==> 06-02 <==
==> flow/design.v <==
`timescale 1ns / 1ps
module Baud_Rate_Generator(
    input clk,
    input reset,
    output reg tx_clk,
    output reg rx_clk
    );
    reg [12:0] Counter_tx;
    reg [8:0] Counter_rx;
    always@(posedge clk)
    begin
        if(reset)
        begin
            Counter_tx <= 0;
            tx_clk <= 0;
        end
        else
        begin
            if(Counter_tx == 13'd5208)
            begin
                Counter_tx <= 0;
                tx_clk <= 1;
            end
            else
            begin
                Counter_tx <= Counter_tx + 1;
                tx_clk <= 0;
            end
        end
    end
    always@(posedge clk)
    begin
        if(reset)
        begin
            Counter_rx <= 0;
            rx_clk <= 0;
        end
        else
        begin
            if(Counter_rx == 9'd324)
            begin
                Counter_rx <= 0;
                rx_clk <= 1;
            end
            else
            begin
                Counter_rx <= Counter_rx + 1;
                rx_clk <= 0;
            end
        end
    end
endmodule
`timescale 1ns / 1ps
module synchronizer #(parameter width = 5)(
    input [width-1:0] data_in,
    input clk,
    input ce,
    input reset,
    output reg [width-1:0] data_out
    );
    reg [width-1:0] sync0;
    always@(posedge clk)
    begin
        if(reset)
        begin
            sync0 <= 0;
            data_out <= 0;
        end
        else if(ce)
        begin
            sync0 <= data_in;
            data_out <= sync0;
        end
    end
endmodule
`timescale 1ns / 1ps
module FIFO_wptr #(parameter FIFO_addr = 5)(
    input [FIFO_addr-1:0] rd_ptr_gr_syn,
    input clk,
    input wr_ce,
    input wr_en,
    input wr_reset,
    output wire [FIFO_addr-1:0] wr_ptr_gr,
    output reg [FIFO_addr-1:0] wr_ptr,
    output wire full,
    output reg wr_full
    );
    wire [FIFO_addr-1:0] rd_ptr;
    always@(posedge clk or posedge wr_reset)
    begin
        if(wr_reset)
        begin
            wr_ptr <= 0;
        end
        else if(wr_ce)
        begin
            if(wr_en && !full)
            begin
                wr_ptr <= wr_ptr + 1;
            end
        end
    end
    always@(posedge clk or posedge wr_reset)
    begin
        if(wr_reset)
        begin
            wr_full <= 0;
        end
        else if(wr_ce)
        begin
            wr_full <= full; 
        end
    end
    assign wr_ptr_gr = wr_ptr ^ (wr_ptr >> 1); 
    assign rd_ptr[FIFO_addr-1] = rd_ptr_gr_syn[FIFO_addr-1];
    genvar i;
    generate
        for(i=0;i<FIFO_addr-1;i=i+1)
        begin : g2b
            assign rd_ptr[i] = rd_ptr[i+1] ^ rd_ptr_gr_syn[i];
        end
    endgenerate
    assign full =   (wr_ptr[FIFO_addr-2:0] == rd_ptr[FIFO_addr-2:0]) &&
                    (wr_ptr[FIFO_addr-1]!=rd_ptr[FIFO_addr-1]);
endmodule
`timescale 1ns / 1ps
module FIFO_rptr #(parameter FIFO_addr = 5)(
    input [FIFO_addr-1:0] wr_ptr_gr_syn,
    input clk,
    input rd_ce,
    input rd_en,
    input rd_reset,
    output wire [FIFO_addr-1:0] rd_ptr_gr,
    output reg [FIFO_addr-1:0] rd_ptr,
    output wire rd_empty
    );
    reg empty;
    wire [FIFO_addr-1:0] wr_ptr;
    always@(posedge clk or posedge rd_reset)
    begin
        if(rd_reset)
        begin
            rd_ptr <= 0;
        end
        else if(rd_ce)
        begin
            if(rd_en && !rd_empty)
            begin
                rd_ptr <= rd_ptr + 1;
            end
        end
    end
    always@(posedge clk or posedge rd_reset)
    begin
        if(rd_reset)
        begin
            empty <= 0;
        end
        else if(rd_ce)
        begin
            empty <= rd_empty; 
        end
    end
    assign rd_ptr_gr = rd_ptr ^ (rd_ptr >> 1); 
    assign wr_ptr[FIFO_addr-1] = wr_ptr_gr_syn[FIFO_addr-1];
    genvar i;
    generate
        for(i=0;i<FIFO_addr-1;i=i+1)
        begin : g2b
            assign wr_ptr[i] = wr_ptr[i+1] ^ wr_ptr_gr_syn[i];
        end
    endgenerate
    assign rd_empty = (wr_ptr == rd_ptr) ? 1'b1 : 1'b0;
endmodule
`timescale 1ns / 1ps
module FIFO_mem #(parameter FIFO_Width = 8, parameter FIFO_Depth = 16,
            parameter FIFO_addr = 5)(
    input clk,
    input wr_ce,
    input wr_en,
    input wr_full,
    input wr_reset,
    input [FIFO_Width-1:0] wr_data,
    input [FIFO_addr-1:0] wr_ptr,
    input rd_ce,
    input rd_en,
    input rd_reset,
    input [FIFO_addr-1:0] rd_ptr,
    output reg [FIFO_Width-1:0] rd_data
    );
    wire wr_en_s;
    reg [FIFO_Width-1:0] mem [0:FIFO_Depth-1];
    integer i;
    assign wr_en_s = wr_en & ~wr_full;
    always@(posedge clk or posedge wr_reset)
    begin
        if(wr_reset)
        begin
            for(i=0;i<FIFO_Depth;i=i+1)
            begin
                mem[i] <= 0;
            end
        end
        else if(wr_ce)
        begin
            if(wr_en_s)
            begin
                mem[wr_ptr[FIFO_addr-2:0]] <= wr_data;
            end
        end
    end
    always@(posedge clk or posedge rd_reset)
    begin
        if(rd_reset)
        begin
            rd_data <= 0;
        end
        else if(rd_ce)
        begin
            if(rd_en)
            begin
                rd_data <= mem[rd_ptr[FIFO_addr-2:0]];
            end
        end
    end
endmodule
`timescale 1ns / 1ps
module FIFO #(  parameter FIFO_WIDTH = 8,
                parameter FIFO_DEPTH = 16,
                parameter FIFO_addr = 5)
    (
    input clk,
    input wr_ce,rd_ce,
    input wr_reset,rd_reset,
    input wr_en,rd_en,
    input [FIFO_WIDTH-1 : 0] data_in,
    output wire full,empty,
    output wire [FIFO_WIDTH-1:0] data_out
    );
    wire [FIFO_addr-1:0] wr_ptr_gr,wr_ptr,rd_ptr_gr,rd_ptr,wr_ptr_gr_syn,rd_ptr_gr_syn;
    wire full_now;
    FIFO_wptr F0 (  .rd_ptr_gr_syn(rd_ptr_gr_syn), .clk(clk), .wr_ce(wr_ce),
                    .wr_en(wr_en), .wr_reset(wr_reset),
                    .wr_ptr_gr(wr_ptr_gr), .wr_ptr(wr_ptr),
                    .full(full_now), .wr_full(full));
    synchronizer F1 (.data_in(wr_ptr_gr), .clk(clk), .ce(rd_ce), .reset(rd_reset),
                        .data_out(wr_ptr_gr_syn));
    FIFO_rptr F2 (  .wr_ptr_gr_syn(wr_ptr_gr_syn), .clk(clk), .rd_ce(rd_ce),
                    .rd_en(rd_en), .rd_reset(rd_reset),
                    .rd_ptr_gr(rd_ptr_gr), .rd_ptr(rd_ptr),
                    .rd_empty(empty));
    synchronizer F3 (.data_in(rd_ptr_gr), .clk(clk), .ce(wr_ce), .reset(wr_reset),
                        .data_out(rd_ptr_gr_syn));
    FIFO_mem F4 (   .clk(clk), .wr_ce(wr_ce), .rd_ce(rd_ce),
                    .wr_reset(wr_reset), .rd_reset(rd_reset),
                    .wr_en(wr_en), .rd_en(rd_en), .wr_full(full_now),
                    .wr_ptr(wr_ptr), .rd_ptr(rd_ptr),
                    .wr_data(data_in), .rd_data(data_out));
endmodule
`timescale 1ns / 1ps
module UART_TX #(   parameter Width = 8,
                    parameter Depth = 16,
                    parameter Addr = 5)(
    input clk,
    input tx_ce,
    input reset,
    input tx_start,
    input [7:0] tx_data,
    output tx_busy,
    output reg tx_serial
    );
    localparam  IDLE = 3'b000,
                START = 3'b001,
                DATA = 3'b010,
  				PARITY = 3'b011,
                STOP = 3'b100;
    reg [2:0] state, next_state;
    reg [2:0] count;
    reg [7:0] data_reg;
  	wire parity_bit;
    always@(posedge clk or posedge reset)
    begin
        if(reset)
        begin
            state <= IDLE;
        end
        else if(tx_ce)
        begin
            state <= next_state;
        end
    end
    always@(*)
    begin
        case(state)
            IDLE:   next_state = tx_start ? START : IDLE;
            START:  next_state = DATA;
          	DATA:   next_state = (count == 7) ? PARITY : DATA;
          	PARITY:	next_state = STOP;
            STOP:   next_state = IDLE;
            default:next_state = IDLE;
        endcase
    end
    always@(posedge clk or posedge reset)
    begin
        if(reset)
        begin
            count <= 0;
            data_reg <= 0;
        end
        else if(tx_ce)
        begin
            case(state)
                IDLE:   begin
                            count <= 0;
                            data_reg <= 0;
                        end
                START:  begin
                            count <= 0;
                            data_reg <= tx_data;
                        end
                DATA:   begin
                            count <= count + 1'b1;
                        end
                STOP:   begin
                            count <= 0;
                        end
                default:count <= 0;
            endcase
        end
    end
    always@(posedge clk or posedge reset)
    begin
        if(reset)
        begin
            tx_serial <= 1;
        end
        else if(tx_ce)
        begin
            case(state)
                IDLE:   begin
                            tx_serial <= 1'b1;
                        end
                START:  begin
                            tx_serial <= 1'b0; 
                        end
                DATA:   begin
                            tx_serial <= data_reg[count]; 
                        end
              	PARITY:	begin
                  			tx_serial <= parity_bit; 
                		end
                STOP:   begin
                            tx_serial <= 1'b1; 
                        end
                default:tx_serial <= 1'b1;
            endcase
        end
    end
    assign parity_bit = ^data_reg; 
    assign tx_busy = (state != IDLE);
endmodule
`timescale 1ns / 1ps
module UART_RX #(   parameter Width = 8,
                    parameter Depth = 16,
                    parameter Addr = 5)(
    input clk,
    input rx_ce,
    input reset,
    input rx_serial,
    output rx_busy,
    output [7:0] rx_data,
    output reg rx_done
    );
    localparam  IDLE = 3'b000,
                START = 3'b001,
                DATA = 3'b010,
                HOLD1 = 3'b011,
                HOLD2 = 3'b100,
  				PARITY = 3'b101,
                STOP = 3'b110;
    reg [2:0] state, next_state;
    reg [2:0] count;
    reg [7:0] data_reg;
    reg [7:0] sample_cnt;
  	wire parity_bit;
    always@(posedge clk or posedge reset)
    begin
        if(reset)
        begin
            state <= IDLE;
        end
        else if(rx_ce)
        begin
            state <= next_state;
        end
    end
    always@(*)
    begin
        case(state)
            IDLE:   next_state = rx_serial ? IDLE : START;
            START:  next_state = (sample_cnt == 16) ? DATA : START;
          	DATA:   next_state = ((count == 7) && (sample_cnt == 16)) ? PARITY : DATA;
          	PARITY:	next_state = (sample_cnt == 16) ? ((parity_bit != rx_serial) ? IDLE : STOP) : PARITY;  
            STOP:   next_state = (sample_cnt == 16) ? (rx_serial ? IDLE : STOP) : STOP;
            default:next_state = IDLE;
        endcase
    end
    always@(posedge clk or posedge reset)
    begin
        if(reset)
        begin
            data_reg <= 8'd0;
            rx_done <= 1'b0;
            count <= 0;
        end
        else if(rx_ce)
        begin
            rx_done <= 0;
            if((state == DATA || state == START) && sample_cnt == 16)
            begin
                count <= count + 1;
                data_reg <= {rx_serial,data_reg[7:1]};
            end
            else if((state == STOP) && sample_cnt == 16)
            begin
                if(rx_serial)  
                begin
                    rx_done <= 1'b1;  
                end
                else
                begin
                    rx_done <= 1'b0;
                end
            end
        end
    end
    always@(posedge clk or posedge reset)
    begin
        if(reset)
        begin
            sample_cnt <= 0;
        end
        else if(rx_ce)
        begin
            if(sample_cnt == 16)
            begin
                sample_cnt <= 0;
            end
            else if(state == IDLE)
                sample_cnt <= 0;
            else
            begin
                sample_cnt <= sample_cnt + 1;
            end
        end
    end
    assign parity_bit = ^data_reg; 
    assign rx_busy = (state != IDLE);
	assign rx_data = data_reg;
endmodule
`timescale 1ns / 1ps
module UART_FIFO(
    input clk,
    input reset,
    input [7:0] data_in,
    input data_valid,
    output [7:0] data_out
    );
    wire tx_clk, rx_clk;
    wire tx_fifo_full, tx_fifo_empty;
    wire rx_fifo_full, rx_fifo_empty;
    wire tx_busy,rx_busy; 
    wire rx_done;
    wire [7:0] tx_fifo_data_out;
    wire [7:0] rx_data;
    wire serial_data;
    reg tx_start;
    wire tx_fifo_wr_en;
    reg tx_fifo_rd_en;
    reg rx_fifo_wr_en;
    wire rx_fifo_rd_en;
    assign tx_fifo_wr_en = data_valid;
    assign rx_fifo_rd_en = ~rx_fifo_empty;
    always@(posedge clk or posedge reset)
    begin
        if(reset)
        begin
            tx_start <= 0;
            tx_fifo_rd_en <= 0;
        end
        else if(tx_clk)
        begin
            if((tx_fifo_empty==0)&&(tx_busy==0)&&(tx_start==0))
            begin
                tx_start <= 1'b1;
                tx_fifo_rd_en <= 1'b1;
            end
            else
            begin
                tx_start <= 1'b0;
                tx_fifo_rd_en <= 1'b0;
            end
        end
    end
    always@(posedge clk or posedge reset)
    begin
        if(reset)
        begin
            rx_fifo_wr_en <= 0;
        end
        else if(rx_clk)
        begin
            rx_fifo_wr_en <= ~rx_fifo_full & rx_done;
        end
    end
    Baud_Rate_Generator m0 (.clk(clk), .reset(reset),
                .tx_clk(tx_clk), .rx_clk(rx_clk));
    UART_TX m1 (.clk(clk), .tx_ce(tx_clk), .reset(reset),
                .tx_start(tx_start), .tx_data(tx_fifo_data_out),
                .tx_busy(tx_busy), .tx_serial(serial_data));
    FIFO m2 (.clk(clk), .wr_ce(1'b1), .rd_ce(tx_clk),  
                .wr_reset(reset), .rd_reset(reset),
                .wr_en(tx_fifo_wr_en), .rd_en(tx_fifo_rd_en),
                .data_in(data_in),
                .full(tx_fifo_full), .empty(tx_fifo_empty),
                .data_out(tx_fifo_data_out));
    UART_RX m3 (.clk(clk), .rx_ce(rx_clk), .reset(reset),
                .rx_serial(serial_data),
                .rx_busy(rx_busy), .rx_data(rx_data),
                .rx_done(rx_done));
    FIFO m4 (.clk(clk), .wr_ce(rx_clk), .rd_ce(1'b1),  
                .wr_reset(reset), .rd_reset(reset),
                .wr_en(rx_fifo_wr_en), .rd_en(rx_fifo_rd_en),
                .data_in(rx_data),
                .full(rx_fifo_full), .empty(rx_fifo_empty),
                .data_out(data_out));
endmodule
==> flow/run.sh <==
#!/bin/bash
# the make line also repeats each setting of config.mk as NAME=value (left out here)
make -C /OpenROAD-flow-scripts/flow DESIGN_CONFIG=/design/flow/config.mk WORK_HOME=/design/flow/orfs CLKGATE_MAP_FILE= finish
==> flow/config.mk <==
export PLATFORM = sky130hd
export DESIGN_NAME = UART_FIFO
export DESIGN_NICKNAME = UART_FIFO
export VERILOG_FILES = /design/flow/design.v
export SDC_FILE = /design/flow/constraint.sdc
export NUM_CORES = 4
export LEC_CHECK = 0
export ABC_AREA = 1
export CAP_MARGIN = 20
export CELL_PAD_IN_SITES_DETAIL_PLACEMENT = 0
export CELL_PAD_IN_SITES_GLOBAL_PLACEMENT = 0
export CORE_ASPECT_RATIO = 0.91
export CORE_MARGIN = 2
export CORE_UTILIZATION = 72
export CTS_CLUSTER_DIAMETER = 38
export CTS_CLUSTER_SIZE = 99
export GPL_ROUTABILITY_DRIVEN = 1
export HOLD_SLACK_MARGIN = -0.08
export PLACE_DENSITY = 0.35
export SETUP_SLACK_MARGIN = 1.01
export SLEW_MARGIN = 15
==> flow/constraint.sdc <==
create_clock -name core_clock -period 3.43 [get_ports {clk}]
set_input_delay 0.6860 -clock core_clock [delete_from_list [all_inputs] [get_ports {clk}]]
set_output_delay 0.6860 -clock core_clock [all_outputs]
set_load 0.01 [all_outputs]
==> inputs of 11-05, as changes to 06-02 <==
ABC_AREA = unset   (was 1)
CELL_PAD_IN_SITES_DETAIL_PLACEMENT = unset   (was 0)
CELL_PAD_IN_SITES_GLOBAL_PLACEMENT = unset   (was 0)
CORE_ASPECT_RATIO = unset   (was 0.91)
CTS_CLUSTER_DIAMETER = unset   (was 38)
CTS_CLUSTER_SIZE = unset   (was 99)
GPL_ROUTABILITY_DRIVEN = unset   (was 1)
HOLD_SLACK_MARGIN = unset   (was -0.08)
PLACE_DENSITY = unset   (was 0.35)
SETUP_SLACK_MARGIN = 0.92   (was 1.01)
SLEW_MARGIN = 20   (was 15)
==> inputs of 12-24, as changes to 06-02 <==
ABC_AREA = unset   (was 1)
CTS_CLUSTER_SIZE = unset   (was 99)
HOLD_SLACK_MARGIN = 0.3   (was -0.08)
PLACE_DENSITY = unset   (was 0.35)
PLACE_DENSITY_LB_ADDON = 0.2   (was unset)
SLEW_MARGIN = 0   (was 15)
TNS_END_PERCENT = 10   (was unset)
==> inputs of 10-04, as changes to 06-02 <==
CELL_PAD_IN_SITES_DETAIL_PLACEMENT = unset   (was 0)
CELL_PAD_IN_SITES_GLOBAL_PLACEMENT = unset   (was 0)
CORE_ASPECT_RATIO = unset   (was 0.91)
CTS_CLUSTER_DIAMETER = unset   (was 38)
CTS_CLUSTER_SIZE = unset   (was 99)
GPL_ROUTABILITY_DRIVEN = unset   (was 1)
HOLD_SLACK_MARGIN = unset   (was -0.08)
PLACE_DENSITY = unset   (was 0.35)
SETUP_SLACK_MARGIN = unset   (was 1.01)
SLEW_MARGIN = 20   (was 15)
==> flow/constraint.sdc (replaced) <==
create_clock -name core_clock -period 3.5 [get_ports {clk}]
set_input_delay 0.7000 -clock core_clock [delete_from_list [all_inputs] [get_ports {clk}]]
set_output_delay 0.7000 -clock core_clock [all_outputs]
set_load 0.01 [all_outputs]
==> insert_results.sql <==
-- load yosys + openroad results
INSERT INTO impl_metrics (metric_group, metric, value, unit) VALUES
('detailed_routing', 'detail_route.vias_per_cell', '6.71', ''),
('global_route', 'groute.usage.overall', '0.340', ''),
('critical_path', 'timing.critical_path.to', 'm4.F4.mem[8][6]', ''),
('cells_and_area', 'fraction_of_cell_area_in_non_clock_buffers', '0.0283', ''),
('cells_and_area', 'final_nets', '1594', ''),
('outcome', 'status', 'no timing/DRC/antenna violations', ''),
('yosys', 'fa_ha_area_frac', '0.0311', ''),
('die', 'floorplan.core_util', '0.739', ''),
('power_and_ir_drop', 'switching_fraction_of_total_power', '0.295', ''),
('yosys', 'avgSynthCellArea', '12.2', 'um2'),
('detailed_routing', 'drt_first_iter_violations', '1391', ''),
('final_timing', 'max_freq', '0.397', 'GHz'),
('global_route', 'grt.met2_usage', '0.571', ''),
('cells_and_area', 'sh_comb_area', '0.401', ''),
('critical_path', 'worstPathRequired', '3.86', 'ns'),
('placement', 'placed_cell_area', '0.0190', 'mm2');
That was 12-24.
==> insert_results.sql <==
-- load yosys + openroad results
INSERT INTO impl_metrics (metric_group, metric, value, unit) VALUES
('critical_path', 'worstPathRequired', '3.85', 'ns'),
('detailed_routing', 'drt_first_iter_violations', '2172', ''),
('yosys', 'fa_ha_area_frac', '0.0293', ''),
('outcome', 'status', 'no timing/DRC/antenna violations', ''),
('global_route', 'groute.usage.overall', '0.400', ''),
('detailed_routing', 'detail_route.vias_per_cell', '6.23', ''),
('final_timing', 'max_freq', '0.431', 'GHz'),
('power_and_ir_drop', 'switching_fraction_of_total_power', '0.327', ''),
('cells_and_area', 'fraction_of_cell_area_in_non_clock_buffers', '0.0262', ''),
('placement', 'placed_cell_area', '0.0200', 'mm2'),
('critical_path', 'timing.critical_path.to', 'm2.F4.rd_data[3]', ''),
('die', 'floorplan.core_util', '0.734', '');
That was 06-02.
==> insert_results.sql <==
-- load yosys + openroad results
INSERT INTO impl_metrics (metric_group, metric, value, unit) VALUES
('cells_and_area', 'sh_comb_area', '0.412', ''),
('yosys', 'fa_ha_area_frac', '0.0293', ''),
('critical_path', 'worstPathRequired', '3.98', 'ns'),
('outcome', 'status', 'no timing/DRC/antenna violations', ''),
('placement', 'placed_cell_area', '0.0200', 'mm2'),
('die', 'floorplan.core_util', '0.732', ''),
('global_route', 'groute.usage.overall', '0.384', ''),
('critical_path', 'timing.critical_path.to', 'm4.F4.rd_data[4]', ''),
('final_timing', 'hold_violation_count_in_the_final_report', '0', ''),
('global_route', 'grt.met2_usage', '0.631', ''),
('detailed_routing', 'drt_first_iter_violations', '1820', ''),
('cells_and_area', 'fraction_of_cell_area_in_non_clock_buffers', '0.0197', ''),
('detailed_routing', 'detail_route.vias_per_cell', '6.11', ''),
('yosys', 'synth.top_cells.by_area', 'sky130_fd_sc_hd__dfrtp_1, sky130_fd_sc_hd__nand2_1, sky130_fd_sc_hd__dfxtp_1', ''),
('final_timing', 'max_freq', '0.363', 'GHz'),
('cells_and_area', 'final_nets', '2518', ''),
('power_and_ir_drop', 'switching_fraction_of_total_power', '0.312', ''),
('yosys', 'avgSynthCellArea', '7.96', 'um2');
That was 10-04.
==> insert_results.sql <==
-- load yosys + openroad results
INSERT INTO impl_metrics (metric_group, metric, value, unit) VALUES
('outcome', 'status', 'no timing/DRC/antenna violations', ''),
('global_route', 'groute.usage.overall', '0.331', ''),
('cells_and_area', 'sh_comb_area', '0.412', ''),
('critical_path', 'worstPathRequired', '3.84', 'ns'),
('die', 'floorplan.core_util', '0.735', ''),
('yosys', 'fa_ha_area_frac', '0.0311', ''),
('cells_and_area', 'fraction_of_cell_area_in_non_clock_buffers', '0.0270', ''),
('yosys', 'avgSynthCellArea', '12.2', 'um2'),
('placement', 'placedCellCount', '1803', ''),
('power_and_ir_drop', 'switching_fraction_of_total_power', '0.300', ''),
('placement', 'placed_cell_area', '0.0190', 'mm2'),
('global_route', 'grt.met2_usage', '0.550', ''),
('final_timing', 'worst_hold_slack', '0.334', 'ns'),
('power_and_ir_drop', 'cellLeakagePower', '9.01', 'nW'),
('critical_path', 'start_kind', 'flop', ''),
('final_timing', 'max_freq', '0.397', 'GHz');
That was 11-05.
